== north ==
## mem_ram
module mem_ram (input clk, wren, 
                input [3:0] d11,input [3:0] d12,input [3:0] d13,input [3:0] d14,input [3:0] d15,input [3:0] d16,input [3:0] d17,input [3:0]d18,
					 input [3:0] d21,input [3:0] d22,input [3:0] d23,input [3:0] d24,input [3:0] d25,input [3:0] d26,input [3:0] d27,input [3:0]d28,
					 input [3:0] d31,input [3:0] d32,input [3:0] d33,input [3:0] d34,input [3:0] d35,input [3:0] d36,input [3:0] d37,input [3:0]d38,
					 input [3:0] d41,input [3:0] d42,input [3:0] d43,input [3:0] d44,input [3:0] d45,input [3:0] d46,input [3:0] d47,input [3:0]d48,
					 input [3:0] r1,input [3:0] r2,
					 input [3:0] r3,input [3:0] r4,
					 output [11:0] w_sum11,
					 output [11:0] w_sum12,
					 output [11:0] w_sum13,
					 output [11:0] w_sum14,
					 output [11:0] w_sum15,
					 output [11:0] w_sum16,
					 output [11:0] w_sum17,
					 output [11:0] w_sum18
					 );
  reg [31:0] mem [3:0];  
  wire [8:0] p11, p21,p31,p41;
  wire [8:0] p12, p22,p32,p42;
  wire [8:0] p13, p23,p33,p43;
  wire [8:0] p14, p24,p34,p44;
  wire [8:0] p15, p25,p35,p45;
  ...
Size in the first run: about 2200 cells after synthesis, roughly 130 flip-flops, roughly 240 I/O pins, roughly 22000 µm² of cells after synthesis.
Settings: LEC_CHECK=0, CAP_MARGIN=20, CORE_MARGIN=2, CORE_UTILIZATION=66, CTS_CLUSTER_SIZE=69, HOLD_SLACK_MARGIN=0.3, MAX_ROUTING_LAYER=met5, SETUP_SLACK_MARGIN=-0.51, SLEW_MARGIN=20, TNS_END_PERCENT=55; clock period 6.54 ns.
run.sh (not shown) runs the stock make flow with config.mk's settings and CLKGATE_MAP_FILE=.
The final report for north shows a completed flow and a layout that fails verification, specifically setup timing.
Changes in south relative to north:
Settings: a change of CORE_UTILIZATION from 66 to 70; an added PLACE_DENSITY_LB_ADDON of 0.26; a deleted HOLD_SLACK_MARGIN that had been 0.3; a change of SLEW_MARGIN from 20 to 40.
### Flow results
Flow for south halted at global routing, error code GRT-0232.
north completed end to end; final checks failed (setup timing).
Re number of buffers between clock root and the deepest sink: no difference whatsoever between south and north.
As far as yosys stat chip area goes, south and north are indistinguishable; the numbers are identical.
Comparing north against south, there is no change at all in number of flip-flops and latches in the synthesized netlist.
For synthesized cell count, north and south come out practically identical.
From north to south the numbers moved as follows: placed cell count moved down, number of buffers inserted by post-CTS setup repair moved down, placeable core area moved down.
Re die area: south and north aren't equal, and the lower value belongs to south.
Sort south and north by number of resized instances in the post-cts repair step desc -> top: south
Global placement routability congestion came out higher on south than on north.
Relative to north, number of rows in the core area has decreased by about 3% in south.
Input changes introduced in east (baseline for comparison: south):
Settings: SETUP_SLACK_MARGIN removed (was -0.51); CTS_CLUSTER_SIZE removed (was 69); SLEW_MARGIN changed from 40 to 20; CORE_UTILIZATION changed from 70 to 17; TNS_END_PERCENT removed (was 55); PLACE_DENSITY_LB_ADDON removed (was 0.26); MAX_ROUTING_LAYER removed (was met5); the clock period (ns, I/O delays scaled along) changed from 6.54 to 11.4.
Results
Looking at the reports, east completed the entire flow and the layout it produced met the timing, DRC and antenna checks. | total die size | east vs south | 99000 µm² higher |. Total number of placement rows, south and east: smaller value in south. Comparing south against east, there is no change at all in share of synthesized cell area in and-or and or-and compound cells. Summary of east over south: floorplan die height rose 180 µm, post-detailed-placement half-perimeter wirelength shows an increase of 27%.
Inputs modified between east and west:
Settings: swapping 17 for 65 in CORE_UTILIZATION; putting MAX_ROUTING_LAYER at met4 where nothing was set; putting CTS_CLUSTER_SIZE at 74 where nothing was set; swapping 11.4 for 5.35 in the clock period (ns, I/O delays scaled along).
What the final checks of west revealed, after a flow that finished every stage, was a layout that fails on setup timing. Diff east -> west: cell area increased 4300 µm²; worst setup slack -3.60 ns; arrival time of the worst setup path fell by 1.24 ns. Going from east to west, wire length grew by more than half.
The following lists how middle was set up differently from west:
Settings: clearing MAX_ROUTING_LAYER, which used to be met4; swapping 65 for 71 in CORE_UTILIZATION; clearing CTS_CLUSTER_SIZE, which used to be 74; swapping 5.35 for 9.71 in the clock period (ns, I/O delays scaled along).
Findings:
- middle ended up with fewer standard cells than west.
- Re growth of design area from synthesis to finish: middle is 25 points down on west.
- Between west and middle, final-layout setup total negative slack increased.
- In middle, global-route usage is lower than in west.
- Apart from west, each of west and middle ends the flow with a layout that passes the timing, DRC and antenna checks.
- Delta(worst hold slack, middle - west) > 0
- Diff west -> middle: number of max-cap violations level; ratio of final minimum period to clock period lost 48 points.

---

mem_ram again, from the RTL that the note above started with.
clock: 4.94 ns
lec_check: 0
abc_area: 1
cap_margin: 20
core_margin: 2
core_utilization: 71
cts_cluster_size: 35
place_density_lb_addon: 0.06
slew_margin: 20
The starting point stopped in clock tree synthesis.
Rerun with:
ABC_AREA = unset   (was 1)
CORE_UTILIZATION = 58   (was 71)
CTS_CLUSTER_SIZE = unset   (was 35)
PLACE_DENSITY_LB_ADDON = unset   (was 0.06)
clock period = 5.43 ns   (was 4.94 ns; I/O delays follow)
What happened:
- The changed run ran to the end with violations: negative setup slack
- die size increases by 18%
- synthesized area decreases by 3.4%
- synthesized cell count decreases by 19%
Rerun with:
CORE_UTILIZATION = 57   (was 58)
clock period = 5.35 ns   (was 5.43 ns; I/O delays follow)
The changed run produced a layout that fails on negative setup slack; area after synthesis is unchanged; routed wire length goes down by 3.7%; via count goes down by 2.5%.
Rerun with:
CORE_UTILIZATION = 61   (was 57)
CTS_CLUSTER_SIZE = 75   (was unset)
MAX_ROUTING_LAYER = met4   (was unset)
The new run reached the layout checks and failed them: negative setup slack.
Global-route usage rises by 4.8 points.
Final area grows by about 1%.
Wire length grows by 10%.
Synthesized area stays the same.
Non-clock buffer count rose by 5.
Worst hold slack stays flat.
Die area goes down by about 6.4%.
Worst setup slack degrades by 0.18 ns.
Synthesized cell count stays the same.

---

Setup of run 1:
The RTL this note starts from:
==> flow/design.v <==
module mult(input [3:0] a, input [3:0] b, output reg [8:0] c
    );
always@(*)
c= a*b;
endmodule
module ad(input [8:0] a1, input [8:0] b1, output reg [9:0] c1
    );
always@(*)
c1= a1+b1;
endmodule
module ad2(input [8:0] a2, input [9:0] b2, output reg [10:0] c2
    );
always@(*)
c2= a2+b2;
endmodule
module ad3(input [8:0] a3, input [10:0] b3, output reg [11:0] c3
    );
always@(*)
c3= a3+b3;
endmodule
`timescale 1ns / 1ps
module mem_ram (input clk, wren, 
                input [3:0] d11,input [3:0] d12,input [3:0] d13,input [3:0] d14,input [3:0] d15,input [3:0] d16,input [3:0] d17,input [3:0]d18,
					 input [3:0] d21,input [3:0] d22,input [3:0] d23,input [3:0] d24,input [3:0] d25,input [3:0] d26,input [3:0] d27,input [3:0]d28,
					 input [3:0] d31,input [3:0] d32,input [3:0] d33,input [3:0] d34,input [3:0] d35,input [3:0] d36,input [3:0] d37,input [3:0]d38,
					 input [3:0] d41,input [3:0] d42,input [3:0] d43,input [3:0] d44,input [3:0] d45,input [3:0] d46,input [3:0] d47,input [3:0]d48,
					 input [3:0] r1,input [3:0] r2,
					 input [3:0] r3,input [3:0] r4,
					 output [11:0] w_sum11,
					 output [11:0] w_sum12,
					 output [11:0] w_sum13,
					 output [11:0] w_sum14,
					 output [11:0] w_sum15,
					 output [11:0] w_sum16,
					 output [11:0] w_sum17,
					 output [11:0] w_sum18
					 );
  reg [31:0] mem [3:0];  
  wire [8:0] p11, p21,p31,p41;
  wire [8:0] p12, p22,p32,p42;
  wire [8:0] p13, p23,p33,p43;
  wire [8:0] p14, p24,p34,p44;
  wire [8:0] p15, p25,p35,p45;
  wire [8:0] p16, p26,p36,p46;
  wire [8:0] p17, p27,p37,p47;
  wire [8:0] p18, p28,p38,p48;
wire [9:0] s11,s12,s13,s14,s15,s16,s17,s18;
wire [10:0] s21,s22,s23,s24,s25,s26,s27,s28;
wire [11:0] s31,s32,s33,s34,s35,s36,s37,s38;
  always @(posedge clk) 
      begin
            if (wren) begin
                mem[0][31-:4]<=d11;
					 mem[0][27-:4] <=d12;
					 mem[0][23-:4]<=d13;
					 mem[0][19-:4]<=d14;
					 mem[0][15-:4]<=d15;
					 mem[0][11-:4]<=d16;
					 mem[0][7-:4]<=d17;
					 mem[0][3-:4]<=d18;
					 mem[1][31-:4]<=d21;
					 mem[1][27-:4] <=d22;
					 mem[1][23-:4]<=d23;
					 mem[1][19-:4]<=d24;
					 mem[1][15-:4]<=d25;
					 mem[1][11-:4]<=d26;
					 mem[1][7-:4]<=d27;
					 mem[1][3-:4]<=d28;
					 mem[2][31-:4]<=d31;
					 mem[2][27-:4] <=d32;
					 mem[2][23-:4]<=d33;
					 mem[2][19-:4]<=d34;
					 mem[2][15-:4]<=d35;
					 mem[2][11-:4]<=d36;
					 mem[2][7-:4]<=d37;
					 mem[2][3-:4]<=d38;
					 mem[3][31-:4]<=d41;
					 mem[3][27-:4] <=d42;
					 mem[3][23-:4]<=d43;
					 mem[3][19-:4]<=d44;
					 mem[3][15-:4]<=d45;
					 mem[3][11-:4]<=d46;
					 mem[3][7-:4]<=d47;
					 mem[3][3-:4]<=d48;
            end
		end		 
generate
   mult m11(.a(r1),
				.b(mem[0][31-:4]),
				.c(p11) 
				);
	mult m21(
	         .a(r2),
				.b(mem[1][31-:4]),
				.c(p21)
	         );		
   mult m31(
	         .a(r3),
				.b(mem[2][31-:4]),
				.c(p31)
	         );		
   mult m41(
	         .a(r4),
				.b(mem[3][31-:4]), 
				.c(p41)
	         );	
  ad add11 ( 
            .a1(p11),
				.b1(p21),
				.c1(s11)
           );  
  ad2 add21 (
            .b2(s11),
				.a2(p31),
				.c2(s21)
          );
  ad3 add31 (
             .b3(s21),
				 .a3(p41),
				 .c3(s31)
				 );
    mult m12(.a(r1),
				.b(mem[0][27-:4]),
				.c(p12)
				);
	mult m22(
	         .a(r2),
				.b(mem[1][27-:4]),
				.c(p22)
	         );		
   mult m32(
	         .a(r3),
				.b(mem[2][27-:4]),
				.c(p32)
	         );		
   mult m42(
	         .a(r4),
				.b(mem[3][27-:4]), 
				.c(p42)
	         );	
  ad add12 ( 
            .a1(p12),
				.b1(p22),
				.c1(s12)
           );  
  ad2 add22 (
            .b2(s12),
				.a2(p32),
				.c2(s22)
          );
  ad3 add32 (
             .b3(s22),
				 .a3(p42),
				 .c3(s32)
				 );
   mult m13(.a(r1),
				.b(mem[0][23-:4]),
				.c(p13)
				);
	mult m23(
	         .a(r2),
				.b(mem[1][23-:4]),
				.c(p23)
	         );		
   mult m33(
	         .a(r3),
				.b(mem[2][23-:4]),
				.c(p33)
	         );		
   mult m43(
	         .a(r4),
				.b(mem[3][23-:4]), 
				.c(p43)
	         );	
  ad add13 ( 
            .a1(p13),
				.b1(p23),
				.c1(s13)
           );  
  ad2 add23 (
            .b2(s13),
				.a2(p33),
				.c2(s23)
          );
  ad3 add33 (
             .b3(s23),
				 .a3(p43),
				 .c3(s33)
				 );
  mult m14(.a(r1),
				.b(mem[0][19-:4]),
				.c(p14)
				);
	mult m24(
	         .a(r2),
				.b(mem[1][19-:4]),
				.c(p24)
	         );		
   mult m34(
	         .a(r3),
				.b(mem[2][19-:4]),
				.c(p34)
	         );		
   mult m44(
	         .a(r4),
				.b(mem[3][19-:4]), 
				.c(p44)
	         );	
  ad add14 ( 
            .a1(p14),
				.b1(p24),
				.c1(s14)
           );  
  ad2 add24 (
            .b2(s14),
				.a2(p34),
				.c2(s24)
          );
  ad3 add34 (
             .b3(s24),
				 .a3(p44),
				 .c3(s34)
				 );
  mult m15(.a(r1),
				.b(mem[0][15-:4]),
				.c(p15)
				);
	mult m25(
	         .a(r2),
				.b(mem[1][15-:4]),
				.c(p25)
	         );		
   mult m35(
	         .a(r3),
				.b(mem[2][15-:4]),
				.c(p35)
	         );		
   mult m45(
	         .a(r4),
				.b(mem[3][15-:4]), 
				.c(p45)
	         );	
  ad add15 ( 
            .a1(p15),
				.b1(p25),
				.c1(s15)
           );  
  ad2 add25 (
            .b2(s15),
				.a2(p35),
				.c2(s25)
          );
  ad3 add35 (
             .b3(s25),
				 .a3(p45),
				 .c3(s35)
				 );
   mult m16(.a(r1),
				.b(mem[0][11-:4]),
				.c(p16)
				);
	mult m26(
	         .a(r2),
				.b(mem[1][11-:4]),
				.c(p26)
	         );		
   mult m36(
	         .a(r3),
				.b(mem[2][11-:4]),
				.c(p36)
	         );		
   mult m46(
	         .a(r4),
				.b(mem[3][11-:4]), 
				.c(p46)
	         );	
  ad add16 ( 
            .a1(p16),
				.b1(p26),
				.c1(s16)
           );  
  ad2 add26 (
            .b2(s16),
				.a2(p36),
				.c2(s26)
          );
  ad3 add36 (
             .b3(s26),
				 .a3(p46),
				 .c3(s36)
				 );
   mult m17(.a(r1),
				.b(mem[0][7-:4]),
				.c(p17)
				);
	mult m27(
	         .a(r2),
				.b(mem[1][7-:4]),
				.c(p27)
	         );		
   mult m37(
	         .a(r3),
				.b(mem[2][7-:4]),
				.c(p37)
	         );		
   mult m47(
	         .a(r4),
				.b(mem[3][7-:4]), 
				.c(p47)
	         );	
  ad add17 ( 
            .a1(p17),
				.b1(p27),
				.c1(s17)
           );  
  ad2 add27 (
            .b2(s17),
				.a2(p37),
				.c2(s27)
          );
  ad3 add37 (
             .b3(s27),
				 .a3(p47),
				 .c3(s37)
				 );
  mult m18(.a(r1),
				.b(mem[0][3-:4]),
				.c(p18)
				);
	mult m28(
	         .a(r2),
				.b(mem[1][3-:4]),
				.c(p28)
	         );		
   mult m38(
	         .a(r3),
				.b(mem[2][3-:4]),
				.c(p38)
	         );		
   mult m48(
	         .a(r4),
				.b(mem[3][3-:4]), 
				.c(p48)
	         );	
  ad add18 ( 
            .a1(p18),
				.b1(p28),
				.c1(s18)
           );  
  ad2 add28 (
            .b2(s18),
				.a2(p38),
				.c2(s28)
          );
  ad3 add38 (
             .b3(s28),
				 .a3(p48),
				 .c3(s38)
				 );
assign w_sum11 =s31;
assign w_sum12 =s32;
assign w_sum13 =s33;
assign w_sum14 =s34;
assign w_sum15 =s35;
assign w_sum16 =s36;
assign w_sum17 =s37;
assign w_sum18 =s38;
endgenerate
endmodule
==> flow/config.mk <==
export PLATFORM = sky130hd
export DESIGN_NAME = mem_ram
export DESIGN_NICKNAME = mem_ram
export VERILOG_FILES = /design/flow/design.v
export SDC_FILE = /design/flow/constraint.sdc
export NUM_CORES = 4
export LEC_CHECK = 0
export CAP_MARGIN = 40
export CORE_MARGIN = 6
export CORE_UTILIZATION = 54
export GPL_TIMING_DRIVEN = 1
export PLACE_DENSITY = 0.82
export SETUP_SLACK_MARGIN = -0.77
export SLEW_MARGIN = 20
export TNS_END_PERCENT = 55
==> flow/constraint.sdc <==
create_clock -name core_clock -period 11.2 [get_ports {clk}]
set_input_delay 2.2400 -clock core_clock [delete_from_list [all_inputs] [get_ports {clk}]]
set_output_delay 2.2400 -clock core_clock [all_outputs]
set_load 0.01 [all_outputs]
Run 1 was carried through to the last stage, and its layout satisfied the timing, DRC and antenna checks.
Input-level comparison between run 2 and run 1:
- SETUP_SLACK_MARGIN no longer set, was -0.77
- PLACE_DENSITY no longer set, was 0.82
- GPL_TIMING_DRIVEN no longer set, was 1
- CORE_MARGIN now 2, was 6
- TNS_END_PERCENT no longer set, was 55
- HOLD_SLACK_MARGIN now -0.08, previously not set
- CORE_UTILIZATION now 68, was 54
- CTS_CLUSTER_SIZE now 50, previously not set
- the clock period (ns, I/O delays scaled along) now 6.67, was 11.2
--- outcome ---
Comparing the two runs side by side, run 2 comes out behind run 1 on worst hold slack. In run 2 the implementation completed, yet the final layout does not meet the checks, the culprit being negative setup slack. First element of the critical path = r3[3]: run 2; first element of the critical path = r4[2]: run 1. On run 2: max-slew headroom at the worst pin is 3.1 points lower than what run 1 gave. Run 2 against run 1: global-route track usage on met1 rose 18 points; diode insertion count for antenna repair up 6; core utilization before placement now larger. Row post-detailed-placement cell area: run 2 higher / run 1 lower. [run 2] die size fell 26% relative to run 1.
Input-level comparison between run 3 and run 2:
- CTS_CLUSTER_SIZE no longer set, was 50
- HOLD_SLACK_MARGIN no longer set, was -0.08
- CORE_UTILIZATION now 40, was 68
- CAP_MARGIN now 20, was 40
- the clock period (ns, I/O delays scaled along) now 9.71, was 6.67
### Flow results
- The register share of the cell area of run 3 exceeds that of run 2 by 1.9 points.
- Changes observed in run 3 relative to run 2: layout overhead on the synthesized area went down 17 points, worst slew slack as a fraction of its limit went down 4.4 points, net count reported at finish went down 241, final instance area went down about 13%, non-clock buffer instance count of the final layout went down 241.
- Run 3 reports a lower total detailed-routing wirelength than run 2 does.
- Fraction of the cycle the final worst path needs, run 2 and run 3: higher on run 2
- Summary of the comparison: number of antenna violations at the first check in global routing is lower in run 3, relative to run 2.
- Taking run 2 as the reference, in run 3 worst setup margin increased 1.45 ns.
- Run 3 ended with every stage complete and zero timing, DRC or antenna violations.
Input-level comparison between run 4 and run 3:
- changing CORE_UTILIZATION from 40 to 60
- setting MAX_ROUTING_LAYER to met4 for the first time
- setting CTS_CLUSTER_SIZE to 70 for the first time
- changing the clock period (ns, I/O delays scaled along) from 9.71 to 5.35
Results
Summary of run 3 and run 4: one run falls short of a clean finish, namely run 4.
Status run 4: flow complete, layout not clean - negative setup slack
The run showing the greater largest net degree at the start of global routing is run 3.
Taking run 3 as the reference point, the final area of run 4 rises by 19%.
Per the comparison of run 4 with run 3, clock-pin slew reported for the worst setup and hold paths after clock tree synthesis held, number of logic stages on the critical path including buffering went down by 1.
Total routing resource utilization after global routing: run 4 > run 3
Looking at launching instance or port of the critical path, the r1[3] result is from run 4; the r3[3] one comes from run 3.
On global-route wire length before repair, run 3 beats run 4.
